===== design.v =====
module apb_slave (
  input  logic        PCLK,
  input  logic        PRESETn,
  input  logic [31:0] PADDR,
  input  logic        PSEL,
  input  logic        PENABLE,
  input  logic        PWRITE,
  input  logic [31:0] PWDATA,
  output logic [31:0] PRDATA,
  output logic        PREADY,
  output logic        PSLVERR
);
  logic [15:0] [31:0] registers;
  logic [3:0] addr_index;
  logic       addr_valid;
  assign addr_index = PADDR[5:2];
  assign addr_valid = (PADDR[31:6] == 0);
  typedef enum logic [1:0] {
    IDLE,
    SETUP,
    ACCESS
  } apb_state_t;
  apb_state_t current_state, next_state;
  always_ff @(posedge PCLK or negedge PRESETn) begin
    if (!PRESETn) begin
      current_state <= IDLE;
    end else begin
      current_state <= next_state;
    end
  end
  always_comb begin
    case (current_state)
      IDLE: begin
        if (PSEL && !PENABLE)
          next_state = SETUP;
        else
          next_state = IDLE;
      end
      SETUP: begin
        if (PSEL && PENABLE)
          next_state = ACCESS;
        else
          next_state = IDLE;
      end
      ACCESS: begin
        if (PSEL && !PENABLE)
          next_state = SETUP;
        else
          next_state = IDLE;
      end
      default:
        next_state = IDLE;
    endcase
  end
  always_ff @(posedge PCLK or negedge PRESETn) begin
    if (!PRESETn) begin
      for (int i = 0; i < 16; i++)
        registers[i] <= 32'h0;
      PRDATA <= 32'h0;
      PREADY <= 1'b1;   
      PSLVERR <= 1'b0;  
    end
    else begin
      PREADY <= (next_state != SETUP);
      PSLVERR <= 1'b0;
      if (current_state == SETUP && PSEL && PENABLE) begin
        if (!addr_valid) begin
          PSLVERR <= 1'b1;
        end
        else if (!PWRITE) begin
          PRDATA <= registers[addr_index];
        end
      end
      if (current_state == ACCESS && PSEL && PENABLE && addr_valid && PWRITE) begin
        registers[addr_index] <= PWDATA;
      end
    end
  end
endmodule

===== constraint.sdc =====
create_clock -name core_clock -period 1.32 [get_ports {PCLK}]
set_input_delay 0.2640 -clock core_clock [delete_from_list [all_inputs] [get_ports {PCLK}]]
set_output_delay 0.2640 -clock core_clock [all_outputs]
set_load 0.01 [all_outputs]

===== run.sh =====
#!/bin/bash
# the make line also repeats each setting of config.mk as NAME=value (left out here)
make -C /OpenROAD-flow-scripts/flow DESIGN_CONFIG=/design/flow/config.mk WORK_HOME=/design/flow/orfs CLKGATE_MAP_FILE= finish

===== config.mk =====
export PLATFORM = sky130hd
export DESIGN_NAME = apb_slave
export DESIGN_NICKNAME = apb_slave
export VERILOG_FILES = /design/flow/design.v
export SDC_FILE = /design/flow/constraint.sdc
export NUM_CORES = 4
export LEC_CHECK = 0
export CAP_MARGIN = 10
export CELL_PAD_IN_SITES_GLOBAL_PLACEMENT = 1
export CORE_MARGIN = 2
export CORE_UTILIZATION = 24
export GPL_ROUTABILITY_DRIVEN = 0
export GPL_TIMING_DRIVEN = 1
export MAX_ROUTING_LAYER = met5
export MIN_ROUTING_LAYER = met1
export SETUP_SLACK_MARGIN = 0.22
export SLEW_MARGIN = 20
export TNS_END_PERCENT = 80

==> results of run 1 <==
layer usage:
metal  track usage (%)  wire length, um
met2              21.5            33600
met5                 0               13
met4              3.66             1700
met3              2.25             3300
met1              18.1            32400
stage by stage:
stage	utilization, %	setup WS (ns)	cell area (um2)
after global routing	30.8	-0.990	31200
final	30.8	-0.879	31300
after floorplan	-	-1.44	24900
after detailed placement	28.0	-1.64	28400
after global placement	28.0	-1.60	28400
after CTS	30.3	-0.884	30700
area by class of cell:
type	instances	area share (%)
clock buffers	83	5.37
multi-input cells	832	33.7
inverters	6	0.0801
clock inverters	16	0.496
well taps	1368	5.48
flip-flops and latches	549	44.0
repair buffers	270	10.9
diodes	1	0.00801
what timing repair did:
| item | CTS | global route |
|---|---|---|
| hold buffers | 1 | 0 |
| gates resized | 56 | 54 |
| endpoints found under the hold margin | 402 | 0 |
| endpoints found under the setup margin | 581 | 581 |
| setup buffers | 2 | 10 |
| gates cloned | 8 | 13 |
| pin swaps | 1 | 13 |
==> flow_metrics.env, run 1 <==
# source this file to load flow results
export IMPL_drc=0
export IMPL_ff_type="dfrtp_1"
export IMPL_syn_avg_cell_area_um2=16.1
export IMPL_crit_start="current_state[1]"
export IMPL_synthTopCellsByCount="dfrtp_1 (547), mux2_2 (464), mux4_2 (128), clkbuf_1 (71), mux2_1 (66)"
export IMPL_num_fill_cells=9894
export IMPL_clock_latency_ns=0.63
export IMPL_synth_cell_types=38
export IMPL_slew_headroom_pct=41.1
export IMPL_fin_ws_ns=-0.879
export IMPL_powerDensity_nw_per_um2=1110
export IMPL_numCtsBuffers=59
export IMPL_ys_chip_area_um2=24500
export IMPL_nets=1789
export IMPL_wl_mm=71.0
export IMPL_hold_class="in -> async"
export IMPL_xor_share_pct=0.0357
export IMPL_dr_pass1_iters=5
export IMPL_start_kind="flip-flop"
export IMPL_dieHeight_um=324
export IMPL_p_leak_uw=0.0151
export IMPL_crit_slowest_cell="or4b_4"
export IMPL_powerClk_uw=15900
export IMPL_hold_ws_ns=0.119
export IMPL_hold_viol_final=0
export IMPL_grt_max_degree=63
export IMPL_tritoncts="done"
export IMPL_synthDominantCellAreaShare_pct=55.9
export IMPL_grt_overflow_total=0
export IMPL_seq_power_uw=16800
export IMPL_yosys_warnings=1
export IMPL_clock_skew_ns=0.0232
export IMPL_yosys_area_top_type="dfrtp_1"
export IMPL_seqCellArea_um2=13700
export IMPL_row_count=117
export IMPL_clk_pin_slew_ns=0.06
export IMPL_sw_frac_of_total_pct=22.9
export IMPL_reg2regPathDepth=7
export IMPL_grt_util_all_layers_pct=13.2
export IMPL_wl_per_cell_um=22.7
export IMPL_syn_instance_count=1518
export IMPL_setup_viol=578
export IMPL_dr_first_iter_drc_count=826
export IMPL_p_comb_uw=1780
export IMPL_grt_pass1_vias=15800
export IMPL_die_w_um=324
export IMPL_simple_gate_share_pct=2.01
export IMPL_fin_cells=3125
export IMPL_cts_sinks=549
export IMPL_ys_flops=549
export IMPL_cp_arrival_ns=2.70
export IMPL_finalClockPeriodUsage_pct=167
export IMPL_layout_min_cycle_time_ns=2.20
export IMPL_p_seq_share_pct=48.7
export IMPL_pin_count=103
export IMPL_enable_flop_cells=0
export IMPL_synthArstFlopShare_pct=100
export IMPL_numPortBuffers=100
export IMPL_warnings=31
export IMPL_so_faults="setup timing"
export IMPL_crit_type="reg -> reg"
export IMPL_dr_total_vias=14300
export IMPL_logic_family="multiplexers"
export IMPL_fp_util_pct=24.2
export IMPL_dpl_cell_count=2991
export IMPL_h_tree_depth=2
export IMPL_cts_buffer_depth=3
export IMPL_die_area_um2=105000
export IMPL_r2r_start="current_state[1]"
export IMPL_synthAdderAreaFrac_pct=0.102
export IMPL_most_common_cell="dfrtp_1"
export IMPL_reg2reg_setup_slack_ns=-0.88
export IMPL_antenna_found_initial=1
export IMPL_yosys_top_cells_area="dfrtp_1 (56%), mux2_2 (21%), mux4_2 (12%), mux2_1 (3.0%), a22oi_1 (2.0%)"
export IMPL_combGateArea_um2=10500
export IMPL_ir_drop_v=0.00103
export IMPL_fmax_mhz=455
export IMPL_grt_first_pass_wirelength_mm=103
export IMPL_cp_num_buf_inv=2
export IMPL_dp_hpwl_mm=40.7
export IMPL_critPathMaxFanout=15
export IMPL_via_per_inst=4.58
export IMPL_tns_ns=-406.94
export IMPL_final_max_slew_violation_count=0
export IMPL_cp_top_family="simple AND/OR/NAND/NOR gates"
export IMPL_cp_required_ns=1.82
export IMPL_drtAntennaViolNets=0
export IMPL_ys_cells=1518
export IMPL_area_growth_pct=27.5
export IMPL_worst_path_stages=7
export IMPL_synth_area_um2=24500
export IMPL_cp_cell_sequence="nand4_1 -> or4b_4 -> nor4_4 -> buf_6 -> nand2_4 -> buf_12 -> mux2_4"
export IMPL_r2r_end="registers[356]"
export IMPL_compound_area_share_pct=2.02
export IMPL_fp_nets=1589
export IMPL_maxCapViolations=0
export IMPL_crit_path_end_kind="flip-flop"
export IMPL_core_um2=101000
export IMPL_worst_pin_slew_ns=0.881
export IMPL_yosysSeqAreaShare_pct=56.1
export IMPL_clkPwrFrac_pct=46.1
export IMPL_power_leader="registers"
export IMPL_cts_root_buf="clkbuf_16"
export IMPL_total_power_uw=34600
export IMPL_crit_end="registers[356]"
export IMPL_p_comb_share_pct=5.2
export IMPL_ys_sh_mux_pct=37.0
export IMPL_rsz0062_at_grt="true"
export IMPL_critPathMaxStageDelay_ns=0.54
export IMPL_p_sw_uw=7910
export IMPL_outcome="failed layout checks"
export IMPL_internal_power_uw=26600
==> run 2: changes to the inputs <==
Settings changed: ABC_AREA set to 0, CAP_MARGIN 10 to 35, CELL_PAD_IN_SITES_DETAIL_PLACEMENT set to 1, CELL_PAD_IN_SITES_GLOBAL_PLACEMENT 1 to 3, CORE_ASPECT_RATIO set to 1.87, CORE_UTILIZATION 24 to 57, CTS_CLUSTER_DIAMETER set to 201, HOLD_SLACK_MARGIN set to 0.25, MAX_ROUTING_LAYER met5 to met4, MIN_ROUTING_LAYER met1 to met2, PLACE_DENSITY set to 0.46, SETUP_SLACK_MARGIN 0.22 to unset, SLEW_MARGIN 20 to 40, TNS_END_PERCENT 80 to 55.
Clock period 1.32 ns to 5.12 ns, I/O delays scaled along.
==> flow_metrics.env, run 2 <==
# source this file to load flow results
export IMPL_drc=0
export IMPL_tritoncts="done"
export IMPL_ys_sh_mux_pct=37.0
export IMPL_cp_num_buf_inv=2
export IMPL_fp_util_pct=58.0
export IMPL_dp_slack_ns=0.796
export IMPL_rsz0062_at_grt="false"
export IMPL_pin_count=103
export IMPL_numPortBuffers=100
export IMPL_area_growth_pct=13.1
export IMPL_grt_pass1_vias=21900
export IMPL_cp_top_family="simple AND/OR/NAND/NOR gates"
export IMPL_crit_type="in -> reg"
export IMPL_xor_share_pct=0.0357
export IMPL_hold_viol_final=0
export IMPL_synth_area_um2=24500
export IMPL_dieHeight_um=288
export IMPL_synthTopCellsByCount="dfrtp_1 (547), mux2_2 (464), mux4_2 (128), clkbuf_1 (71), mux2_1 (66)"
export IMPL_wl_mm=62.2
export IMPL_dr_first_iter_drc_count=2217
export IMPL_compound_area_share_pct=2.02
export IMPL_slew_headroom_pct=46.5
export IMPL_powerClk_uw=3890
export IMPL_antenna_found_initial=0
export IMPL_postCtsSetupBuffers=0
export IMPL_cts_hold_buffers=0
export IMPL_cts_resized=0
export IMPL_logic_family="multiplexers"
export IMPL_simple_gate_share_pct=2.01
export IMPL_start_kind="primary input"
export IMPL_num_fill_cells=3649
export IMPL_grt_first_pass_wirelength_mm=95.8
export IMPL_worst_pin_slew_ns=0.802
export IMPL_tns_ns=0
export IMPL_h_tree_depth=2
export IMPL_ys_chip_area_um2=24500
export IMPL_worst_path_stages=7
export IMPL_ys_cells=1518
export IMPL_numCtsBuffers=49
export IMPL_fin_area_um2=27700
export IMPL_power_leader="registers"
export IMPL_yosysSeqAreaShare_pct=56.1
export IMPL_clock_latency_ns=0.59
export IMPL_p_seq_share_pct=50.4
export IMPL_r2r_end="registers[369]"
export IMPL_fp_nets=1589
export IMPL_synth_cell_types=38
export IMPL_sw_frac_of_total_pct=22.8
export IMPL_r2r_start="current_state[1]"
export IMPL_fmax_mhz=257
export IMPL_ir_drop_v=0.000291
export IMPL_core_um2=42300
export IMPL_nets=1651
export IMPL_yosys_warnings=1
export IMPL_setup_viol=0
export IMPL_yosys_top_cells_area="dfrtp_1 (56%), mux2_2 (21%), mux4_2 (12%), mux2_1 (3.0%), a22oi_1 (2.0%)"
export IMPL_via_per_inst=8.55
export IMPL_synthDominantCellAreaShare_pct=55.9
export IMPL_most_common_cell="dfrtp_1"
export IMPL_p_comb_share_pct=4.3
export IMPL_dr_total_vias=18400
export IMPL_cts_buffer_depth=3
export IMPL_crit_slowest_cell="nand4_1"
export IMPL_final_max_slew_violation_count=0
export IMPL_dp_hpwl_mm=35.7
export IMPL_crit_path_end_kind="flip-flop"
export IMPL_clkPwrFrac_pct=45.2
export IMPL_grt_util_all_layers_pct=43.3
export IMPL_warnings=33
export IMPL_placed_area_um2=26000
export IMPL_p_leak_uw=0.0138
export IMPL_syn_avg_cell_area_um2=16.1
export IMPL_critPathMaxStageDelay_ns=0.69
export IMPL_hold_class="in -> async"
export IMPL_clock_skew_ns=0.0178
export IMPL_row_count=103
export IMPL_powerDensity_nw_per_um2=310
export IMPL_cp_cell_sequence="clkdlybuf4s50_1 -> nor4_1 -> nand4_1 -> nor2_1 -> nand4_1 -> buf_4 -> mux2_2"
export IMPL_grt_overflow_total=0
export IMPL_p_sw_uw=1960
export IMPL_synthAdderAreaFrac_pct=0.102
export IMPL_cts_sinks=549
export IMPL_enable_flop_cells=0
export IMPL_layout_min_cycle_time_ns=3.89
export IMPL_fin_cells=2147
export IMPL_die_area_um2=44700
export IMPL_p_comb_uw=373
export IMPL_ff_type="dfrtp_1"
export IMPL_cp_required_ns=5.57
export IMPL_yosys_area_top_type="dfrtp_1"
export IMPL_crit_end="registers[331]"
export IMPL_maxCapViolations=0
export IMPL_reg2regPathDepth=5
export IMPL_wl_per_cell_um=29.0
export IMPL_outcome="complete, no violations"
export IMPL_ys_flops=549
export IMPL_die_w_um=156
export IMPL_hold_ws_ns=0.389
export IMPL_internal_power_uw=6640
export IMPL_seq_power_uw=4340
export IMPL_crit_start="PADDR[12]"
export IMPL_cp_arrival_ns=4.34
export IMPL_dpl_cell_count=2054
export IMPL_syn_instance_count=1518
export IMPL_clk_pin_slew_ns=0.07
export IMPL_synthArstFlopShare_pct=100
export IMPL_critPathMaxFanout=16
export IMPL_dr_pass1_iters=6
export IMPL_drtAntennaViolNets=0
export IMPL_grt_max_degree=110
export IMPL_crit_top_cell="nand4_1"
export IMPL_cts_root_buf="clkbuf_16"
export IMPL_finalClockPeriodUsage_pct=75.9
export IMPL_fin_ws_ns=1.23
export IMPL_reg2reg_setup_slack_ns=2.24
[run 2: layout make-up]
type | instances | area, um2 | share of cell area [%]
Tap cell | 525 | 657 | 2.37
Clock buffer | 74 | 1550 | 5.60
Multi-Input combinational cell | 832 | 10100 | 36.6
Timing Repair Buffer | 142 | 1460 | 5.27
Clock inverter | 16 | 134 | 0.483
Inverter | 6 | 22.5 | 0.0812
Antenna cell | 3 | 7.51 | 0.0271
Sequential cell | 549 | 13700 | 49.6
[run 2: through the flow]
| step | util (%) | power [uW] |
|---|---|---|
| 2_1_floorplan | - | 4560 |
| 3_3_place_gp | 61.4 | 4770 |
| 3_5_place_dp | 61.6 | 4790 |
| 4_1_cts | 65.6 | 8620 |
| 5_1_grt | 65.6 | 8810 |
| 6_report | 65.6 | 8590 |
[run 2: per-layer routing]
metal	up-vias	global-route usage, %	wire length (um)
met1	6659	-	0
met4	0	7.39	4130
met2	5593	56.6	35600
li1	5741	-	-
met3	367	48.7	22500
met5	-	-	0
==> run 3: changes to the inputs <==
Settings changed: ABC_AREA 0 to 1, CAP_MARGIN 35 to 0, CELL_PAD_IN_SITES_DETAIL_PLACEMENT 1 to unset, CELL_PAD_IN_SITES_GLOBAL_PLACEMENT 3 to unset, CORE_ASPECT_RATIO 1.87 to 1.41, CORE_UTILIZATION 57 to 72, CTS_CLUSTER_DIAMETER 201 to unset, CTS_CLUSTER_SIZE set to 10, GPL_ROUTABILITY_DRIVEN 0 to unset, GPL_TIMING_DRIVEN 1 to unset, HOLD_SLACK_MARGIN 0.25 to unset, MAX_ROUTING_LAYER met4 to unset, MIN_ROUTING_LAYER met2 to unset, PLACE_DENSITY 0.46 to 0.43, SETUP_SLACK_MARGIN set to 0.09, SLEW_MARGIN 40 to 20, TNS_END_PERCENT 55 to unset.
Clock period 5.12 ns to 2.14 ns, I/O delays scaled along.
==> flow_metrics.env, run 3 <==
# source this file to load flow results
export IMPL_outcome="complete, no violations"
export IMPL_syn_avg_cell_area_um2=6.88
export IMPL_enable_flop_cells=0
export IMPL_power_leader="registers"
export IMPL_warnings=30
export IMPL_yosysSeqAreaShare_pct=46.5
export IMPL_worst_path_stages=1
export IMPL_crit_slowest_cell="clkdlybuf4s50_1"
export IMPL_m1WireLength_mm=34.7
export IMPL_p_sw_uw=6030
export IMPL_dp_hpwl_mm=64.3
export IMPL_xor_share_pct=0.0550
export IMPL_pin_count=103
export IMPL_r2r_end="registers[40]"
export IMPL_fp_util_pct=72.6
export IMPL_cts_sinks=549
export IMPL_wl_met3_mm=14.6
export IMPL_place_congestion=0.902
export IMPL_fmax_mhz=490
export IMPL_cp_cell_sequence="clkdlybuf4s50_1"
export IMPL_dpl_cell_count=4864
export IMPL_dr_pass1_iters=7
export IMPL_via_per_inst=6.54
export IMPL_dr_total_vias=32300
export IMPL_num_fill_cells=2498
export IMPL_drtAntennaViolNets=0
export IMPL_combGateArea_um2=14300
export IMPL_synth_area_um2=29600
export IMPL_synthAdderAreaFrac_pct=0.0846
export IMPL_crit_path_end_kind="output pin"
export IMPL_cts_root_buf="clkbuf_16"
export IMPL_logic_family="simple AND/OR/NAND/NOR gates"
export IMPL_crit_start="PRDATA[1]"
export IMPL_row_count=88
export IMPL_die_w_um=175
export IMPL_synthDominantCellAreaShare_pct=46.3
export IMPL_numPortBuffers=100
export IMPL_wl_mm=108
export IMPL_critPathMaxStageDelay_ns=0.57
export IMPL_syn_instance_count=4298
export IMPL_rsz0062_at_grt="false"
export IMPL_cts_buffer_depth=3
export IMPL_placed_area_um2=33300
export IMPL_total_power_uw=22400
export IMPL_fp_nets=4369
export IMPL_cp_num_buf_inv=1
export IMPL_tritoncts="done"
export IMPL_synthArstFlopShare_pct=100
export IMPL_finalClockPeriodUsage_pct=95.4
export IMPL_start_kind="flip-flop"
export IMPL_compound_area_share_pct=2.24
export IMPL_clkPwrFrac_pct=41.1
export IMPL_area_growth_pct=18.1
export IMPL_p_leak_uw=0.0181
export IMPL_powerClk_uw=9220
export IMPL_layout_min_cycle_time_ns=2.04
export IMPL_cp_top_family="buffers and inverters"
export IMPL_seqCellArea_um2=13700
export IMPL_ys_flops=549
export IMPL_ys_cells=4298
export IMPL_wl_met2_mm=48.3
export IMPL_yosys_top_cells_area="dfrtp_1 (46%), nand2_1 (28%), nand3_1 (9.5%), nand4_1 (3.5%), clkbuf_1 (2.3%)"
export IMPL_critPathMaxFanout=2
export IMPL_clk_pin_slew_ns=0.06
export IMPL_postCtsSetupBuffers=0
export IMPL_p_seq_share_pct=46.3
export IMPL_grt_pass1_vias=31800
export IMPL_wl_per_cell_um=21.8
export IMPL_dr_first_iter_drc_count=4870
export IMPL_fin_cells=4944
export IMPL_p_comb_share_pct=12.6
export IMPL_grt_util_all_layers_pct=50.5
export IMPL_dieHeight_um=245
export IMPL_numCtsBuffers=60
export IMPL_top_layer_used="met5"
export IMPL_grt_overflow_total=0
export IMPL_h_tree_depth=2
export IMPL_ys_sh_mux_pct=0
export IMPL_simple_gate_share_pct=45.4
export IMPL_cp_required_ns=1.71
export IMPL_maxCapViolations=0
export IMPL_crit_type="reg -> out"
export IMPL_hold_viol_final=0
export IMPL_hold_class="in -> async"
export IMPL_clock_latency_ns=0.62
export IMPL_fin_ws_ns=0.0989
export IMPL_reg2regPathDepth=10
export IMPL_synth_cell_types=24
export IMPL_cp_arrival_ns=1.61
export IMPL_grt_first_pass_wirelength_mm=168
export IMPL_yosys_area_top_type="dfrtp_1"
export IMPL_synthTopCellsByCount="nand2_1 (2188), nand3_1 (560), dfrtp_1 (547), clkbuf_1 (185), nand4_1 (165)"
export IMPL_nets=4458
export IMPL_p_comb_uw=2830
export IMPL_fin_area_um2=34900
export IMPL_drc=0
export IMPL_core_um2=40700
export IMPL_slew_headroom_pct=53.2
export IMPL_die_area_um2=42700
export IMPL_seq_power_uw=10400
export IMPL_reg2reg_setup_slack_ns=0.28
export IMPL_most_common_cell="nand2_1"
export IMPL_grt_max_degree=84
export IMPL_setup_viol=0
export IMPL_crit_end="PRDATA[1]"
export IMPL_clock_skew_ns=0.0260
export IMPL_sw_frac_of_total_pct=26.9
export IMPL_antenna_found_initial=7
export IMPL_r2r_start="current_state[1]"
export IMPL_dp_slack_ns=-0.316
export IMPL_yosys_warnings=1
export IMPL_ir_drop_v=0.000743
export IMPL_final_max_slew_violation_count=0
export IMPL_ff_type="dfrtp_1"
export IMPL_post_route_util_pct=85.7
export IMPL_powerDensity_nw_per_um2=643
export IMPL_internal_power_uw=16400
export IMPL_ys_chip_area_um2=29600
export IMPL_worst_pin_slew_ns=0.695
run 3: per-stage QoR:
stage,hold slack (ns),setup TNS (ns)
final,0.300,0
after global placement,0.329,-90.77
after global routing,0.308,0
after detailed placement,0.328,-115.74
after CTS,0.310,0
after floorplan,0.132,0
run 3: cell type report:
| type | count | share of cell area, % |
|---|---|---|
| Clock buffer | 74 | 4.57 |
| Antenna cell | 4 | 0.0287 |
| Tap cell | 540 | 1.93 |
| Sequential cell | 549 | 39.3 |
| Inverter | 47 | 0.577 |
| Multi-Input combinational cell | 3352 | 41.0 |
| Timing Repair Buffer | 377 | 12.5 |
| Clock inverter | 1 | 0.0466 |
run 3: timing repair:
item,in CTS,in global routing
hold buffers,1,0
hold endpoints to repair,24,0
setup endpoints to repair,1,0
resized,1,0
run 3: layer usage:
metal | up-vias | global-route usage, %
met2 | 2747 | 79.1
met5 | - | 0
met3 | 842 | 12.9
li1 | 14000 | -
met4 | 4 | 39.1
met1 | 14800 | 59.6
==> run 4: changes to the inputs <==
Settings changed: CAP_MARGIN 0 to 20, CORE_ASPECT_RATIO 1.41 to 1.35, CTS_CLUSTER_DIAMETER set to 279, HOLD_SLACK_MARGIN set to 0.3, PLACE_DENSITY 0.43 to 0.39, SETUP_SLACK_MARGIN 0.09 to 0.44.
Clock period 2.14 ns to 1.5 ns, I/O delays scaled along.
==> flow_metrics.env, run 4 <==
# source this file to load flow results
export IMPL_outcome="failed layout checks"
export IMPL_so_faults="setup timing"
export IMPL_nets=4508
export IMPL_critPathMaxStageDelay_ns=0.37
export IMPL_cp_num_buf_inv=4
export IMPL_ys_cells=4298
export IMPL_setup_viol=547
export IMPL_most_common_cell="nand2_1"
export IMPL_layout_min_cycle_time_ns=1.95
export IMPL_hold_class="in -> reg"
export IMPL_cp_cell_sequence="nand2_1 -> nor2_1 -> nand4_1 -> buf_6 -> nor2_4 -> buf_4 -> clkbuf_16 -> nand3_4 -> clkbuf_16 -> nand2_1 -> nand2_1"
export IMPL_grt_util_all_layers_pct=53.0
export IMPL_dp_hpwl_mm=65.1
export IMPL_xor_share_pct=0.0550
export IMPL_maxCapViolations=0
export IMPL_synthDominantCellAreaShare_pct=46.3
export IMPL_antenna_found_initial=13
export IMPL_grt_max_degree=86
export IMPL_powerClk_uw=13300
export IMPL_enable_flop_cells=0
export IMPL_drc=0
export IMPL_grt_first_pass_wirelength_mm=174
export IMPL_r2r_end="registers[362]"
export IMPL_finalClockPeriodUsage_pct=130
export IMPL_ys_flops=549
export IMPL_p_seq_share_pct=45.9
export IMPL_cts_buffer_depth=3
export IMPL_num_fill_cells=2039
export IMPL_p_comb_share_pct=12.9
export IMPL_ir_drop_v=0.00141
export IMPL_cp_required_ns=2.00
export IMPL_clock_latency_ns=0.63
export IMPL_p_leak_uw=0.0189
export IMPL_row_count=86
export IMPL_syn_instance_count=4298
export IMPL_core_um2=40700
export IMPL_dieHeight_um=239
export IMPL_ys_chip_area_um2=29600
export IMPL_use_met3_pct=19.5
export IMPL_start_kind="flip-flop"
export IMPL_p_comb_uw=4150
export IMPL_cts_root_buf="clkbuf_16"
export IMPL_reg2reg_setup_slack_ns=-0.45
export IMPL_ys_sh_mux_pct=0
export IMPL_yosys_top_cells_area="dfrtp_1 (46%), nand2_1 (28%), nand3_1 (9.5%), nand4_1 (3.5%), clkbuf_1 (2.3%)"
export IMPL_yosys_warnings=1
export IMPL_tns_ns=-167.26
export IMPL_dr_total_vias=34800
export IMPL_numCtsBuffers=60
export IMPL_synthTopCellsByCount="nand2_1 (2188), nand3_1 (560), dfrtp_1 (547), clkbuf_1 (185), nand4_1 (165)"
export IMPL_p_sw_uw=8990
export IMPL_powerDensity_nw_per_um2=892
export IMPL_synth_cell_types=24
export IMPL_fmax_mhz=512
export IMPL_yosysSeqAreaShare_pct=46.5
export IMPL_cp_arrival_ns=2.45
export IMPL_cp_top_family="buffers and inverters"
export IMPL_ff_type="dfrtp_1"
export IMPL_power_leader="registers"
export IMPL_tritoncts="done"
export IMPL_wl_per_cell_um=25.1
export IMPL_holdPathStages=4
export IMPL_crit_path_end_kind="flip-flop"
export IMPL_place_congestion=0.901
export IMPL_internal_power_uw=23300
export IMPL_warnings=35
export IMPL_crit_type="reg -> reg"
export IMPL_crit_start="current_state[1]"
export IMPL_rsz0062_at_grt="true"
export IMPL_final_max_slew_violation_count=0
export IMPL_grt_pass1_vias=31900
export IMPL_synth_area_um2=29600
export IMPL_clkPwrFrac_pct=41.2
export IMPL_dr_pass1_iters=15
export IMPL_crit_top_cell="nand2_1"
export IMPL_r2r_start="current_state[1]"
export IMPL_worst_pin_slew_ns=0.780
export IMPL_fp_util_pct=72.7
export IMPL_via_per_inst=6.97
export IMPL_grt_util_met2_pct=77.6
export IMPL_clock_skew_ns=0.0217
export IMPL_logic_family="simple AND/OR/NAND/NOR gates"
export IMPL_area_growth_pct=22.4
export IMPL_slew_headroom_pct=48.0
export IMPL_clk_pin_slew_ns=0.06
export IMPL_dr_first_iter_drc_count=6868
export IMPL_sw_frac_of_total_pct=27.8
export IMPL_crit_slowest_cell="dfrtp_1"
export IMPL_reg2regPathDepth=11
export IMPL_fp_nets=4369
export IMPL_die_area_um2=42700
export IMPL_die_w_um=178
export IMPL_fin_ws_ns=-0.452
export IMPL_yosys_area_top_type="dfrtp_1"
export IMPL_seqCellArea_um2=13700
export IMPL_worst_path_stages=11
export IMPL_h_tree_depth=2
export IMPL_compound_area_share_pct=2.24
export IMPL_grt_use_met1_pct=63.2
export IMPL_cts_sinks=549
export IMPL_holdPathEnd="current_state[1]"
export IMPL_fin_area_um2=36200
export IMPL_syn_avg_cell_area_um2=6.88
export IMPL_combGateArea_um2=14600
export IMPL_busiest_layer="met2"
export IMPL_hold_viol_final=0
export IMPL_grt_overflow_total=0
export IMPL_hold_start="PENABLE"
export IMPL_pin_count=103
export IMPL_wl_mm=125
export IMPL_synthAdderAreaFrac_pct=0.0846
export IMPL_seq_power_uw=14800
export IMPL_synthArstFlopShare_pct=100
export IMPL_crit_end="registers[362]"
export IMPL_placed_area_um2=33300
export IMPL_drtAntennaViolNets=0
export IMPL_numPortBuffers=100
export IMPL_simple_gate_share_pct=45.4
export IMPL_critPathMaxFanout=12
## run 4: repair_timing
action | CTS | global route
gates cloned | 3 | 19
gates resized | 192 | 148
hold buffers | 2 | 2
pin swaps | 9 | 34
setup endpoints to repair | 579 | 599
setup buffers | 10 | 12
endpoints found under the hold margin | 549 | 16
## run 4: layout make-up
type                       count  area share [%]
antenna                       14          0.0968
clock buffer                  75            4.36
clock inverter                 2          0.0484
inverter                      47           0.570
multi-input combinational   3352            40.5
sequential                   549            38.0
tap                          528            1.83
timing repair buffer         427            14.7
## run 4: per-layer routing
layer,vias up,part of all wire (%),wire (um)
met5,-,0.16,206
met4,13,11,14400
met3,1369,17,21700
met2,3715,42,52200
met1,15600,29,36700
li1,14100,-,-
## run 4: through the flow
| step | total power, uW | worst slack, ns | utilization [%] | cells | hold slack (ns) |
|---|---|---|---|---|---|
| CTS | 31600 | -0.271 | 86.3 | 4947 | 0.215 |
| floorplan | 17000 | -0.419 | - | 4298 | 0.00441 |
| detailed placement | 18900 | -0.839 | 81.8 | 4855 | 0.161 |
| finish | 32300 | -0.452 | 89.0 | 4994 | 0.103 |
| global route | 32700 | -0.477 | 89.0 | 4988 | 0.142 |
| global placement | 18800 | -0.766 | 81.8 | 4855 | 0.161 |
==> run 5: changes to the inputs <==
Settings changed: CORE_ASPECT_RATIO 1.35 to unset, CORE_UTILIZATION 72 to 68, CTS_CLUSTER_DIAMETER 279 to unset, CTS_CLUSTER_SIZE 10 to unset, HOLD_SLACK_MARGIN 0.3 to unset, PLACE_DENSITY 0.39 to unset, SETUP_SLACK_MARGIN 0.44 to unset.
Clock period 1.5 ns to 1.64 ns, I/O delays scaled along.
==> flow_metrics.env, run 5 <==
# source this file to load flow results
export IMPL_numPortBuffers=100
export IMPL_dr_pass1_iters=8
export IMPL_so_faults="setup timing"
export IMPL_worst_path_stages=12
export IMPL_most_common_cell="nand2_1"
export IMPL_r2r_start="current_state[1]"
export IMPL_pin_count=103
export IMPL_hold_viol_final=0
export IMPL_grt_max_degree=74
export IMPL_layout_min_cycle_time_ns=1.92
export IMPL_cts_root_buf="clkbuf_16"
export IMPL_syn_instance_count=4298
export IMPL_dp_slack_ns=-0.794
export IMPL_fp_nets=4369
export IMPL_h_tree_depth=2
export IMPL_ys_chip_area_um2=29600
export IMPL_cts_buffer_depth=3
export IMPL_die_area_um2=45200
export IMPL_cp_cell_sequence="nand2_1 -> nor2_1 -> nand4_1 -> buf_6 -> nor2_4 -> buf_12 -> buf_8 -> buf_6 -> nand3_4 -> buf_12 -> nand2_1 -> nand2_1"
export IMPL_enable_flop_cells=0
export IMPL_synth_cell_types=24
export IMPL_synth_area_um2=29600
export IMPL_dr_total_vias=33100
export IMPL_powerDensity_nw_per_um2=835
export IMPL_cp_required_ns=2.15
export IMPL_internal_power_uw=22200
export IMPL_sw_frac_of_total_pct=27.1
export IMPL_fin_ws_ns=-0.282
export IMPL_xor_share_pct=0.0550
export IMPL_cp_arrival_ns=2.43
export IMPL_seqCellArea_um2=13700
export IMPL_place_congestion=0.918
export IMPL_grt_pass1_vias=31600
export IMPL_ir_drop_v=0.000826
export IMPL_slew_headroom_pct=46.0
export IMPL_numCtsBuffers=57
export IMPL_p_comb_share_pct=12.5
export IMPL_warnings=33
export IMPL_setup_viol=373
export IMPL_dr_first_iter_drc_count=6014
export IMPL_crit_start="current_state[1]"
export IMPL_finalClockPeriodUsage_pct=117
export IMPL_post_route_util_pct=84.6
export IMPL_clk_pin_slew_ns=0.06
export IMPL_crit_end="registers[353]"
export IMPL_fp_util_pct=68.8
export IMPL_combGateArea_um2=14600
export IMPL_crit_type="reg -> reg"
export IMPL_power_leader="registers"
export IMPL_p_sw_uw=8230
export IMPL_fin_cells=5070
export IMPL_worst_pin_slew_ns=0.810
export IMPL_drc=0
export IMPL_cp_top_family="simple AND/OR/NAND/NOR gates"
export IMPL_crit_slowest_cell="dfrtp_1"
export IMPL_reg2regPathDepth=12
export IMPL_tns_ns=-55.45
export IMPL_cts_sinks=549
export IMPL_simple_gate_share_pct=45.4
export IMPL_grt_util_all_layers_pct=50.3
export IMPL_clock_skew_ns=0.0302
export IMPL_rsz0062_at_grt="true"
export IMPL_logic_family="simple AND/OR/NAND/NOR gates"
export IMPL_via_per_inst=6.53
export IMPL_p_seq_share_pct=44.6
export IMPL_dpl_cell_count=4932
export IMPL_ys_cells=4298
export IMPL_area_growth_pct=23.0
export IMPL_hold_class="in -> async"
export IMPL_synthArstFlopShare_pct=100
export IMPL_row_count=76
export IMPL_grt_overflow_total=0
export IMPL_yosys_area_top_type="dfrtp_1"
export IMPL_drtAntennaViolNets=0
export IMPL_reg2reg_setup_slack_ns=-0.28
export IMPL_total_power_uw=30400
export IMPL_crit_path_end_kind="flip-flop"
export IMPL_yosys_warnings=1
export IMPL_clock_latency_ns=0.65
export IMPL_syn_avg_cell_area_um2=6.88
export IMPL_start_kind="flip-flop"
export IMPL_die_w_um=213
export IMPL_clkPwrFrac_pct=42.9
export IMPL_dieHeight_um=213
export IMPL_compound_area_share_pct=2.24
export IMPL_synthDominantCellAreaShare_pct=46.3
export IMPL_ff_type="dfrtp_1"
export IMPL_yosysSeqAreaShare_pct=46.5
export IMPL_outcome="failed layout checks"
export IMPL_ys_sh_mux_pct=0
export IMPL_core_um2=43000
export IMPL_num_fill_cells=2676
export IMPL_powerClk_uw=13000
export IMPL_wl_per_cell_um=22.7
export IMPL_dp_hpwl_mm=66.8
export IMPL_fmax_mhz=520
export IMPL_wl_mm=115
export IMPL_tritoncts="done"
export IMPL_nets=4502
export IMPL_cp_num_buf_inv=5
export IMPL_ys_flops=549
export IMPL_synthTopCellsByCount="nand2_1 (2188), nand3_1 (560), dfrtp_1 (547), clkbuf_1 (185), nand4_1 (165)"
export IMPL_critPathMaxStageDelay_ns=0.34
export IMPL_r2r_end="registers[353]"
export IMPL_grt_first_pass_wirelength_mm=174
export IMPL_crit_top_cell="nand2_1"
export IMPL_final_max_slew_violation_count=0
export IMPL_maxCapViolations=0
export IMPL_yosys_top_cells_area="dfrtp_1 (46%), nand2_1 (28%), nand3_1 (9.5%), nand4_1 (3.5%), clkbuf_1 (2.3%)"
export IMPL_seq_power_uw=13600
export IMPL_p_leak_uw=0.0187
export IMPL_p_comb_uw=3800
export IMPL_antenna_found_initial=7
export IMPL_critPathMaxFanout=18
export IMPL_synthAdderAreaFrac_pct=0.0846
[run 5: per-stage QoR]
step,area (um2),hold WS [ns]
floorplan,30000,0.0324
global placement,33700,0.215
detailed placement,33700,0.215
CTS,35800,0.178
global route,36400,0.200
finish,36400,0.181
[run 5: area by class of cell]
type	count	share of cell area, %
sequential	549	37.8
clock inverter	14	0.354
clock buffer	93	4.68
multi-input combinational	3352	40.1
antenna	6	0.0413
inverter	47	0.568
timing repair buffer	424	14.5
tap	585	2.01
[run 5: routing by layer]
metal  track usage, %  routed length (um)  part of all wire [%]  vias to the layer above
met4             35.7                9530                   8.3                        2
met1             62.5               38300                    33                    15100
met3             16.6               18500                    16                      825
li1                 -                   -                     -                    14100
met2             74.3               48700                    42                     3046
met5                0                   7                0.0061                        -
[run 5: what timing repair did]
item | in CTS | in global routing
endpoints found under the setup margin | 387 | 520
endpoints found under the hold margin | 307 | 0
gates cloned | 6 | 12
setup buffers | 4 | 2
hold buffers | 1 | 0
pin swaps | 5 | 13
resized | 79 | 87
==> run 6: changes to the inputs <==
Settings changed: ABC_AREA 1 to unset, CELL_PAD_IN_SITES_GLOBAL_PLACEMENT set to 1, CORE_ASPECT_RATIO set to 0.82, CORE_UTILIZATION 68 to 53, GPL_ROUTABILITY_DRIVEN set to 1, MAX_ROUTING_LAYER set to met4, PLACE_DENSITY set to 0.92.
Clock period 1.64 ns to 5.58 ns, I/O delays scaled along.
==> flow_metrics.env, run 6 <==
# source this file to load flow results
export IMPL_compound_area_share_pct=2.02
export IMPL_yosys_warnings=1
export IMPL_r2r_start="current_state[1]"
export IMPL_maxCapViolations=0
export IMPL_dieHeight_um=199
export IMPL_syn_instance_count=1518
export IMPL_syn_avg_cell_area_um2=16.1
export IMPL_crit_end="registers[190]"
export IMPL_synth_area_um2=24500
export IMPL_die_w_um=241
export IMPL_numPortBuffers=100
export IMPL_hold_class="reg -> reg"
export IMPL_drtAntennaViolNets=0
export IMPL_crit_top_cell="buf_4"
export IMPL_critPathMaxFanout=33
export IMPL_drc=0
export IMPL_ff_type="dfrtp_1"
export IMPL_holdPathEnd="registers[9]"
export IMPL_worst_pin_slew_ns=1.18
export IMPL_seq_power_uw=3980
export IMPL_layout_min_cycle_time_ns=4.14
export IMPL_p_comb_share_pct=4.0
export IMPL_logic_family="multiplexers"
export IMPL_p_sw_uw=1740
export IMPL_hold_start="registers[9]"
export IMPL_row_count=71
export IMPL_simple_gate_share_pct=2.01
export IMPL_pin_count=103
export IMPL_antenna_found_initial=2
export IMPL_worst_path_stages=8
export IMPL_cp_top_family="simple AND/OR/NAND/NOR gates"
export IMPL_ys_flops=549
export IMPL_final_max_slew_violation_count=0
export IMPL_clock_latency_ns=0.60
export IMPL_internal_power_uw=6210
export IMPL_cts_root_buf="clkbuf_16"
export IMPL_powerClk_uw=3640
export IMPL_grt_first_pass_wirelength_mm=86.5
export IMPL_hold_viol_final=0
export IMPL_ys_cells=1518
export IMPL_grt_util_all_layers_pct=24.6
export IMPL_crit_type="in -> reg"
export IMPL_cp_required_ns=6.06
export IMPL_slew_headroom_pct=21.1
export IMPL_fp_nets=1589
export IMPL_cp_arrival_ns=4.62
export IMPL_yosysSeqAreaShare_pct=56.1
export IMPL_fin_area_um2=27700
export IMPL_crit_path_end_kind="flip-flop"
export IMPL_numCtsBuffers=53
export IMPL_critPathMaxStageDelay_ns=0.86
export IMPL_ys_sh_mux_pct=37.0
export IMPL_synthDominantCellAreaShare_pct=55.9
export IMPL_crit_slowest_cell="and2b_2"
export IMPL_outcome="complete, no violations"
export IMPL_warnings=36
export IMPL_p_leak_uw=0.0138
export IMPL_cts_hold_buffers=0
export IMPL_synthArstFlopShare_pct=100
export IMPL_sw_frac_of_total_pct=21.9
export IMPL_grt_overflow_total=0
export IMPL_rsz0062_at_grt="false"
export IMPL_holdPathStages=1
export IMPL_postCtsSetupBuffers=0
export IMPL_crit_start="PADDR[5]"
export IMPL_cp_num_buf_inv=3
export IMPL_wl_per_cell_um=24.6
export IMPL_synthTopCellsByCount="dfrtp_1 (547), mux2_2 (464), mux4_2 (128), clkbuf_1 (71), mux2_1 (66)"
export IMPL_ir_drop_v=0.000212
export IMPL_xor_share_pct=0.0357
export IMPL_synthAdderAreaFrac_pct=0.102
export IMPL_cp_cell_sequence="clkdlybuf4s50_1 -> buf_4 -> and2b_2 -> mux2i_1 -> nor2_1 -> nand2_2 -> buf_4 -> mux2_2"
export IMPL_cts_sinks=549
export IMPL_placed_area_um2=26000
export IMPL_place_congestion=0.759
export IMPL_via_per_inst=6.10
export IMPL_start_kind="primary input"
export IMPL_yosys_top_cells_area="dfrtp_1 (56%), mux2_2 (21%), mux4_2 (12%), mux2_1 (3.0%), a22oi_1 (2.0%)"
export IMPL_tritoncts="done"
export IMPL_h_tree_depth=2
export IMPL_fmax_mhz=242
export IMPL_dr_first_iter_drc_count=1033
export IMPL_cts_resized=0
export IMPL_enable_flop_cells=0
export IMPL_synth_cell_types=38
export IMPL_power_leader="registers"
export IMPL_area_growth_pct=13.2
export IMPL_p_comb_uw=318
export IMPL_tns_ns=0
export IMPL_dr_total_vias=13600
export IMPL_ys_chip_area_um2=24500
export IMPL_clk_pin_slew_ns=0.06
export IMPL_nets=1641
export IMPL_wl_mm=55.1
export IMPL_grt_pass1_vias=14800
export IMPL_core_um2=45800
export IMPL_setup_viol=0
export IMPL_clkPwrFrac_pct=45.9
export IMPL_most_common_cell="dfrtp_1"
export IMPL_grt_max_degree=129
export IMPL_dr_pass1_iters=5
export IMPL_die_area_um2=48000
export IMPL_r2r_end="registers[190]"
export IMPL_powerDensity_nw_per_um2=286
export IMPL_dp_hpwl_mm=30.8
export IMPL_clock_skew_ns=0.00982
export IMPL_yosys_area_top_type="dfrtp_1"
export IMPL_cts_buffer_depth=3
export IMPL_finalClockPeriodUsage_pct=74.2
export IMPL_reg2regPathDepth=6
export IMPL_fp_util_pct=53.6
export IMPL_p_seq_share_pct=50.1
export IMPL_reg2reg_setup_slack_ns=2.43
==> run 6: stage by stage <==
step                      power [uW]  setup slack (ns)  std cells  util, %  hold slack [ns]
final                           7940              1.44       2235     60.7            0.490
after global routing            8200              1.38       2235     60.7            0.503
after CTS                       8010              1.50       2233     60.6            0.494
after detailed placement        4380             0.874       2135     56.8            0.476
after global placement          4370             0.888       2135     56.8            0.466
after floorplan                 4180              1.58       1518        -            0.453
==> run 6: cell type report <==
type | count | area (um2)
Fill cell | 3263 | 18000
Timing Repair Buffer | 128 | 1280
Tap cell | 620 | 776
Clock buffer | 84 | 1630
Inverter | 6 | 22.5
Multi-Input combinational cell | 832 | 10100
Antenna cell | 2 | 5.00
Sequential cell | 549 | 13700
Clock inverter | 14 | 151
==> run 6: metal layers <==
layer	share of wire, %	routed length (um)	vias to the layer above	global-route usage [%]
li1	-	-	5800	-
met3	5.0	2730	96	4.11
met5	0	0	-	-
met1	43	23700	7361	32.7
met2	50	27400	368	39.3
met4	2.4	1300	0	7.91
==> run 7: changes to the inputs <==
Settings changed: CAP_MARGIN 20 to 10, CORE_ASPECT_RATIO 0.82 to unset, CORE_UTILIZATION 53 to 70, GPL_ROUTABILITY_DRIVEN 1 to 0, GPL_TIMING_DRIVEN set to 1, MAX_ROUTING_LAYER met4 to met5, MIN_ROUTING_LAYER set to met1, PLACE_DENSITY 0.92 to unset, PLACE_DENSITY_LB_ADDON set to 0.06, SETUP_SLACK_MARGIN set to 0.22, TNS_END_PERCENT set to 80.
Clock period 5.58 ns to 1.87 ns, I/O delays scaled along.
==> flow_metrics.env, run 7 <==
# source this file to load flow results
export IMPL_p_comb_share_pct=4.6
export IMPL_dr_total_vias=15300
export IMPL_die_area_um2=36500
export IMPL_fin_cells=2197
export IMPL_via_per_inst=6.98
export IMPL_so_faults="setup timing"
export IMPL_power_leader="the clock network"
export IMPL_num_fill_cells=1433
export IMPL_powerClk_uw=12300
export IMPL_wl_mm=69.2
export IMPL_hold_class="in -> async"
export IMPL_slew_headroom_pct=53.2
export IMPL_die_w_um=191
export IMPL_synthDominantCellAreaShare_pct=55.9
export IMPL_critPathMaxStageDelay_ns=0.50
export IMPL_r2r_start="current_state[1]"
export IMPL_drc=0
export IMPL_dieHeight_um=191
export IMPL_cts_sinks=549
export IMPL_enable_flop_cells=0
export IMPL_p_comb_uw=1180
export IMPL_grt_overflow_total=0
export IMPL_yosys_area_top_type="dfrtp_1"
export IMPL_internal_power_uw=19700
export IMPL_numCtsBuffers=55
export IMPL_ys_sh_mux_pct=37.0
export IMPL_h_tree_depth=2
export IMPL_cp_arrival_ns=2.82
export IMPL_clock_latency_ns=0.61
export IMPL_clock_skew_ns=0.0218
export IMPL_dpl_cell_count=2059
export IMPL_cp_required_ns=2.34
export IMPL_syn_instance_count=1518
export IMPL_p_sw_uw=5680
export IMPL_cp_top_family="simple AND/OR/NAND/NOR gates"
export IMPL_ys_cells=1518
export IMPL_tritoncts="done"
export IMPL_maxCapViolations=0
export IMPL_syn_avg_cell_area_um2=16.1
export IMPL_row_count=68
export IMPL_numPortBuffers=100
export IMPL_fp_util_pct=70.9
export IMPL_clkPwrFrac_pct=48.5
export IMPL_dp_hpwl_mm=34.2
export IMPL_layout_min_cycle_time_ns=2.35
export IMPL_start_kind="flip-flop"
export IMPL_synth_area_um2=24500
export IMPL_nets=1767
export IMPL_fp_nets=1589
export IMPL_p_seq_share_pct=46.8
export IMPL_cts_root_buf="clkbuf_16"
export IMPL_cp_cell_sequence="nand4_1 -> buf_4 -> or4b_4 -> nor4_4 -> buf_6 -> nand2_4 -> buf_12 -> mux2_2"
export IMPL_cts_buffer_depth=3
export IMPL_worst_pin_slew_ns=0.699
export IMPL_fmax_mhz=425
export IMPL_setup_viol=556
export IMPL_synthAdderAreaFrac_pct=0.102
export IMPL_grt_max_degree=69
export IMPL_seqCellArea_um2=13700
export IMPL_p_leak_uw=0.0152
export IMPL_crit_start="current_state[1]"
export IMPL_sw_frac_of_total_pct=22.4
export IMPL_ys_flops=549
export IMPL_dr_first_iter_drc_count=1473
export IMPL_clk_pin_slew_ns=0.06
export IMPL_ff_type="dfrtp_1"
export IMPL_reg2reg_setup_slack_ns=-0.48
export IMPL_synthTopCellsByCount="dfrtp_1 (547), mux2_2 (464), mux4_2 (128), clkbuf_1 (71), mux2_1 (66)"
export IMPL_seq_power_uw=11900
export IMPL_worst_path_stages=8
export IMPL_final_max_slew_violation_count=0
export IMPL_ir_drop_v=0.000975
export IMPL_synth_cell_types=38
export IMPL_powerDensity_nw_per_um2=838
export IMPL_yosysSeqAreaShare_pct=56.1
export IMPL_fin_area_um2=30200
export IMPL_cp_num_buf_inv=3
export IMPL_area_growth_pct=23.4
export IMPL_core_um2=34500
export IMPL_dr_pass1_iters=5
export IMPL_antenna_found_initial=3
export IMPL_crit_slowest_cell="or4b_4"
export IMPL_rsz0062_at_grt="true"
export IMPL_combGateArea_um2=10700
export IMPL_reg2regPathDepth=8
export IMPL_pin_count=103
export IMPL_yosys_top_cells_area="dfrtp_1 (56%), mux2_2 (21%), mux4_2 (12%), mux2_1 (3.0%), a22oi_1 (2.0%)"
export IMPL_crit_path_end_kind="flip-flop"
export IMPL_placed_area_um2=27000
export IMPL_wl_per_cell_um=31.5
export IMPL_yosys_warnings=1
export IMPL_grt_pass1_vias=16400
export IMPL_r2r_end="registers[233]"
export IMPL_synthArstFlopShare_pct=100
export IMPL_crit_end="registers[233]"
export IMPL_compound_area_share_pct=2.02
export IMPL_logic_family="multiplexers"
export IMPL_critPathMaxFanout=17
export IMPL_finalClockPeriodUsage_pct=126
export IMPL_drtAntennaViolNets=0
export IMPL_grt_util_all_layers_pct=37.9
export IMPL_xor_share_pct=0.0357
export IMPL_ys_chip_area_um2=24500
export IMPL_grt_first_pass_wirelength_mm=101
export IMPL_hold_viol_final=0
export IMPL_simple_gate_share_pct=2.01
export IMPL_warnings=31
export IMPL_crit_type="reg -> reg"
export IMPL_fin_ws_ns=-0.485
export IMPL_most_common_cell="dfrtp_1"
export IMPL_outcome="failed layout checks"
[run 7: per-layer routing]
metal,GRT usage [%],vias to the layer above,routed length [um]
met3,9.27,214,5870
li1,-,6035,-
met5,0,-,15
met2,59.0,846,33300
met1,52.1,8242,27100
met4,15.9,2,2930
[run 7: what timing repair did]
action | in CTS | in global routing
setup buffers | 17 | 0
hold endpoints to repair | 26 | 0
endpoints found under the setup margin | 578 | 579
hold buffers | 1 | 0
cloned | 13 | 4
pin swaps | 6 | 6
resized | 101 | 42
[run 7: stage by stage]
step	power [uW]	TNS, ns	setup slack (ns)	hold WS (ns)	util (%)
final	25400	-181.86	-0.485	0.305	87.6
after global routing	26000	-226.20	-0.532	0.324	87.6
after detailed placement	13200	-457.34	-1.02	0.324	78.2
after floorplan	12500	-326.98	-0.997	0.0784	-
after global placement	13200	-446.83	-0.983	0.324	78.2
after CTS	25300	-161.56	-0.416	0.300	86.8
[run 7: layout make-up]
class                           count  area share (%)
Timing Repair Buffer              252            10.6
Multi-Input combinational cell    832            35.3
Inverter                            6          0.0827
Antenna cell                        1         0.00827
Tap cell                          455            1.88
Clock inverter                     25            1.28
Sequential cell                   549            45.4
Clock buffer                       77            5.43
==> run 8: changes to the inputs <==
Settings changed: ABC_AREA set to 1, CAP_MARGIN 10 to 20, CELL_PAD_IN_SITES_GLOBAL_PLACEMENT 1 to unset, CORE_UTILIZATION 70 to 72, CTS_CLUSTER_SIZE set to 74, GPL_ROUTABILITY_DRIVEN 0 to unset, GPL_TIMING_DRIVEN 1 to unset, MAX_ROUTING_LAYER met5 to unset, MIN_ROUTING_LAYER met1 to unset, PLACE_DENSITY set to 0.64, PLACE_DENSITY_LB_ADDON 0.06 to unset, SETUP_SLACK_MARGIN 0.22 to unset, TNS_END_PERCENT 80 to unset.
Clock period 1.87 ns to 2.15 ns, I/O delays scaled along.
==> flow_metrics.env, run 8 <==
# source this file to load flow results
export IMPL_crit_path_end_kind="flip-flop"
export IMPL_cts_resized=0
export IMPL_cts_root_buf="clkbuf_16"
export IMPL_dieHeight_um=207
export IMPL_worst_pin_slew_ns=1.62
export IMPL_yosysSeqAreaShare_pct=46.5
export IMPL_yosys_warnings=1
export IMPL_wl_mm=108
export IMPL_cp_required_ns=2.58
export IMPL_critPathMaxStageDelay_ns=1.23
export IMPL_layout_min_cycle_time_ns=2.57
export IMPL_tritoncts="done"
export IMPL_post_route_util_pct=85.0
export IMPL_setup_viol=3
export IMPL_outcome="failed layout checks"
export IMPL_p_comb_uw=2610
export IMPL_fin_ws_ns=-0.425
export IMPL_fin_area_um2=34500
export IMPL_die_area_um2=42700
export IMPL_dr_total_vias=32400
export IMPL_reg2reg_setup_slack_ns=-0.31
export IMPL_die_w_um=207
export IMPL_crit_type="in -> reg"
export IMPL_power_leader="registers"
export IMPL_most_common_cell="nand2_1"
export IMPL_compound_area_share_pct=2.24
export IMPL_hold_ws_ns=0.362
export IMPL_maxCapViolations=1
export IMPL_p_seq_share_pct=45.2
export IMPL_wl_per_cell_um=21.9
export IMPL_crit_end="PRDATA[27]"
export IMPL_powerClk_uw=9950
export IMPL_grt_util_all_layers_pct=50.5
export IMPL_cts_hold_buffers=1
export IMPL_ys_sh_mux_pct=0
export IMPL_hold_viol_final=0
export IMPL_fp_nets=4369
export IMPL_sw_frac_of_total_pct=26.8
export IMPL_dr_first_iter_drc_count=5567
export IMPL_pin_count=103
export IMPL_final_max_slew_violation_count=2
export IMPL_tns_ns=-0.799
export IMPL_nets=4409
export IMPL_cp_arrival_ns=3.00
export IMPL_r2r_start="current_state[2]"
export IMPL_postCtsSetupBuffers=0
export IMPL_synthAdderAreaFrac_pct=0.0846
export IMPL_cts_sinks=549
export IMPL_row_count=74
export IMPL_critPathMaxFanout=25
export IMPL_placed_area_um2=32700
export IMPL_syn_avg_cell_area_um2=6.88
export IMPL_crit_slowest_cell="o21ai_0"
export IMPL_dp_hpwl_mm=62.3
export IMPL_powerDensity_nw_per_um2=663
export IMPL_xor_share_pct=0.0550
export IMPL_synthArstFlopShare_pct=100
export IMPL_ir_drop_v=0.000665
export IMPL_grt_max_degree=103
export IMPL_hold_class="in -> async"
export IMPL_total_power_uw=22900
export IMPL_ys_flops=549
export IMPL_seqCellArea_um2=13700
export IMPL_place_congestion=0.903
export IMPL_yosys_top_cells_area="dfrtp_1 (46%), nand2_1 (28%), nand3_1 (9.5%), nand4_1 (3.5%), clkbuf_1 (2.3%)"
export IMPL_finalClockPeriodUsage_pct=120
export IMPL_antenna_found_initial=10
export IMPL_ys_cells=4298
export IMPL_simple_gate_share_pct=45.4
export IMPL_fp_util_pct=72.8
export IMPL_synthTopCellsByCount="nand2_1 (2188), nand3_1 (560), dfrtp_1 (547), clkbuf_1 (185), nand4_1 (165)"
export IMPL_area_growth_pct=16.8
export IMPL_p_comb_share_pct=11.4
export IMPL_grt_first_pass_wirelength_mm=165
export IMPL_clk_pin_slew_ns=0.11
export IMPL_crit_start="PADDR[6]"
export IMPL_drtAntennaViolNets=0
export IMPL_cts_buffer_depth=3
export IMPL_synth_cell_types=24
export IMPL_grt_pass1_vias=30800
export IMPL_num_fill_cells=2528
export IMPL_clkPwrFrac_pct=43.5
export IMPL_yosys_area_top_type="dfrtp_1"
export IMPL_clock_skew_ns=0.0504
export IMPL_syn_instance_count=4298
export IMPL_ff_type="dfrtp_1"
export IMPL_warnings=36
export IMPL_ys_chip_area_um2=29600
export IMPL_start_kind="primary input"
export IMPL_enable_flop_cells=0
export IMPL_synth_area_um2=29600
export IMPL_grt_overflow_total=0
export IMPL_fmax_mhz=388
export IMPL_worst_path_stages=10
export IMPL_slew_headroom_pct=-9.39
export IMPL_synthDominantCellAreaShare_pct=46.3
export IMPL_p_sw_uw=6150
export IMPL_reg2regPathDepth=7
export IMPL_seq_power_uw=10300
export IMPL_internal_power_uw=16800
export IMPL_dr_pass1_iters=10
export IMPL_core_um2=40600
export IMPL_cp_num_buf_inv=4
export IMPL_r2r_end="PRDATA[27]"
export IMPL_combGateArea_um2=14300
export IMPL_h_tree_depth=2
export IMPL_cp_top_family="AND-OR/OR-AND gates"
export IMPL_numPortBuffers=100
export IMPL_via_per_inst=6.57
export IMPL_clock_latency_ns=0.66
export IMPL_so_faults="capacitance limit, slew limit, setup timing"
export IMPL_drc=0
export IMPL_numCtsBuffers=56
export IMPL_cp_cell_sequence="clkdlybuf4s50_1 -> nor2_1 -> nand2_1 -> nor2_1 -> buf_4 -> nand3_1 -> nor3_4 -> buf_12 -> buf_12 -> o21ai_0"
export IMPL_logic_family="simple AND/OR/NAND/NOR gates"
export IMPL_p_leak_uw=0.0179
-- run 8: layout make-up --
cell class,count,share of cell area [%]
multi-input combinational,3352,41.3
sequential,549,39.8
timing repair buffer,332,11.0
clock buffer,81,4.80
tap,532,1.93
inverter,47,0.583
clock inverter,18,0.500
antenna,13,0.0942
-- run 8: routing by layer --
metal | share of wire (%) | wire (um) | global-route usage (%)
met5 | 0.040 | 43 | 0
met4 | 8.4 | 9080 | 37.8
met3 | 16 | 17000 | 17.4
met2 | 43 | 46200 | 75.4
met1 | 33 | 35600 | 60.8
-- run 8: stage by stage --
step / setup slack, ns / cells
2_1_floorplan: -0.0542 / 4298
3_3_place_gp: -0.299 / 4811
3_5_place_dp: -0.367 / 4811
4_1_cts: 0.0240 / 4911
5_1_grt: -0.352 / 4918
6_report: -0.425 / 4924
==> run 9: changes to the inputs <==
Settings changed: ABC_AREA 1 to 0, CAP_MARGIN 20 to 35, CELL_PAD_IN_SITES_DETAIL_PLACEMENT set to 1, CELL_PAD_IN_SITES_GLOBAL_PLACEMENT set to 3, CORE_ASPECT_RATIO set to 1.87, CORE_UTILIZATION 72 to 57, CTS_CLUSTER_SIZE 74 to unset, GPL_ROUTABILITY_DRIVEN set to 0, GPL_TIMING_DRIVEN set to 1, HOLD_SLACK_MARGIN set to 0.25, MAX_ROUTING_LAYER set to met5, MIN_ROUTING_LAYER set to met2, PLACE_DENSITY 0.64 to 0.46, SLEW_MARGIN 20 to 40, TNS_END_PERCENT set to 5.
Clock period 2.15 ns to 5.12 ns, I/O delays scaled along.
==> flow_metrics.env, run 9 <==
# source this file to load flow results
export IMPL_synth_cell_types=38
export IMPL_postCtsSetupBuffers=0
export IMPL_tritoncts="done"
export IMPL_powerDensity_nw_per_um2=310
export IMPL_crit_slowest_cell="nand4_1"
export IMPL_critPathMaxFanout=16
export IMPL_synthTopCellsByCount="dfrtp_1 (547), mux2_2 (464), mux4_2 (128), clkbuf_1 (71), mux2_1 (66)"
export IMPL_grt_overflow_total=0
export IMPL_cp_required_ns=5.58
export IMPL_numCtsBuffers=49
export IMPL_worst_path_stages=7
export IMPL_most_common_cell="dfrtp_1"
export IMPL_xor_share_pct=0.0357
export IMPL_core_um2=42300
export IMPL_ys_flops=549
export IMPL_fmax_mhz=259
export IMPL_dr_total_vias=18300
export IMPL_critPathMaxStageDelay_ns=0.69
export IMPL_simple_gate_share_pct=2.01
export IMPL_hold_viol_final=0
export IMPL_syn_instance_count=1518
export IMPL_start_kind="primary input"
export IMPL_synthDominantCellAreaShare_pct=55.9
export IMPL_syn_avg_cell_area_um2=16.1
export IMPL_ys_sh_mux_pct=37.0
export IMPL_logic_family="multiplexers"
export IMPL_p_comb_uw=375
export IMPL_crit_start="PADDR[12]"
export IMPL_wl_per_cell_um=29.0
export IMPL_p_leak_uw=0.0138
export IMPL_synthAdderAreaFrac_pct=0.102
export IMPL_cp_arrival_ns=4.32
export IMPL_layout_min_cycle_time_ns=3.86
export IMPL_dr_pass1_iters=5
export IMPL_num_fill_cells=3650
export IMPL_p_sw_uw=1960
export IMPL_grt_util_all_layers_pct=41.5
export IMPL_reg2reg_setup_slack_ns=2.22
export IMPL_p_comb_share_pct=4.4
export IMPL_cp_cell_sequence="clkdlybuf4s50_1 -> nor4_1 -> nand4_1 -> nor2_1 -> nand4_1 -> buf_4 -> mux2_2"
export IMPL_finalClockPeriodUsage_pct=75.3
export IMPL_yosysSeqAreaShare_pct=56.1
export IMPL_clk_pin_slew_ns=0.07
export IMPL_hold_class="in -> async"
export IMPL_placed_area_um2=26000
export IMPL_reg2regPathDepth=5
export IMPL_tns_ns=0
export IMPL_grt_pass1_vias=21900
export IMPL_h_tree_depth=2
export IMPL_wl_mm=62.3
export IMPL_enable_flop_cells=0
export IMPL_clock_skew_ns=0.0160
export IMPL_crit_end="registers[331]"
export IMPL_numPortBuffers=100
export IMPL_ir_drop_v=0.000291
export IMPL_clock_latency_ns=0.59
export IMPL_internal_power_uw=6640
export IMPL_pin_count=103
export IMPL_clkPwrFrac_pct=45.2
export IMPL_yosys_area_top_type="dfrtp_1"
export IMPL_dieHeight_um=288
export IMPL_fp_nets=1589
export IMPL_drc=0
export IMPL_die_area_um2=44700
export IMPL_ys_cells=1518
export IMPL_crit_top_cell="nand4_1"
export IMPL_antenna_found_initial=0
export IMPL_seq_power_uw=4340
export IMPL_ff_type="dfrtp_1"
export IMPL_powerClk_uw=3890
export IMPL_dp_hpwl_mm=35.7
export IMPL_via_per_inst=8.52
export IMPL_grt_max_degree=110
export IMPL_synth_area_um2=24500
export IMPL_cp_num_buf_inv=2
export IMPL_cts_resized=0
export IMPL_fp_util_pct=58.0
export IMPL_sw_frac_of_total_pct=22.8
export IMPL_crit_path_end_kind="flip-flop"
export IMPL_fin_area_um2=27700
export IMPL_cts_sinks=549
export IMPL_area_growth_pct=13.1
export IMPL_outcome="complete, no violations"
export IMPL_worst_pin_slew_ns=0.799
export IMPL_row_count=103
export IMPL_nets=1651
export IMPL_drtAntennaViolNets=0
export IMPL_fin_ws_ns=1.26
export IMPL_yosys_top_cells_area="dfrtp_1 (56%), mux2_2 (21%), mux4_2 (12%), mux2_1 (3.0%), a22oi_1 (2.0%)"
export IMPL_hold_ws_ns=0.384
export IMPL_maxCapViolations=0
export IMPL_die_w_um=156
export IMPL_cp_top_family="simple AND/OR/NAND/NOR gates"
export IMPL_ys_chip_area_um2=24500
export IMPL_cts_root_buf="clkbuf_16"
export IMPL_crit_type="in -> reg"
export IMPL_final_max_slew_violation_count=0
export IMPL_cts_buffer_depth=3
export IMPL_setup_viol=0
export IMPL_slew_headroom_pct=46.7
export IMPL_dp_slack_ns=0.796
export IMPL_rsz0062_at_grt="false"
export IMPL_p_seq_share_pct=50.4
export IMPL_cts_hold_buffers=0
export IMPL_compound_area_share_pct=2.02
export IMPL_yosys_warnings=1
export IMPL_r2r_end="registers[369]"
export IMPL_warnings=33
export IMPL_grt_first_pass_wirelength_mm=95.7
export IMPL_power_leader="registers"
export IMPL_synthArstFlopShare_pct=100
export IMPL_r2r_start="current_state[1]"
export IMPL_dr_first_iter_drc_count=2522
-- run 9: metrics by stage --
stage	total power (uW)	cells	util, %
after floorplan	4560	1518	-
after global placement	4770	2052	61.4
final	8600	2149	65.6
after global routing	8810	2144	65.6
after CTS	8620	2144	65.6
after detailed placement	4790	2054	61.6
-- run 9: metal layers --
layer,track usage (%),part of all wire (%)
met5,2.66,0.12
met4,7.25,6.6
met3,48.4,36
met2,56.8,57
met1,-,0
-- run 9: final cells by class --
class                           count  area, um2  share of cell area [%]
Inverter                            6       22.5                  0.0812
Antenna cell                        5       12.5                  0.0451
Clock inverter                     16        134                   0.483
Sequential cell                   549      13700                    49.6
Clock buffer                       74       1550                    5.60
Timing Repair Buffer              142       1460                    5.27
Multi-Input combinational cell    832      10100                    36.6
Tap cell                          525        657                    2.37
Power and IR drop assume default switching activity.
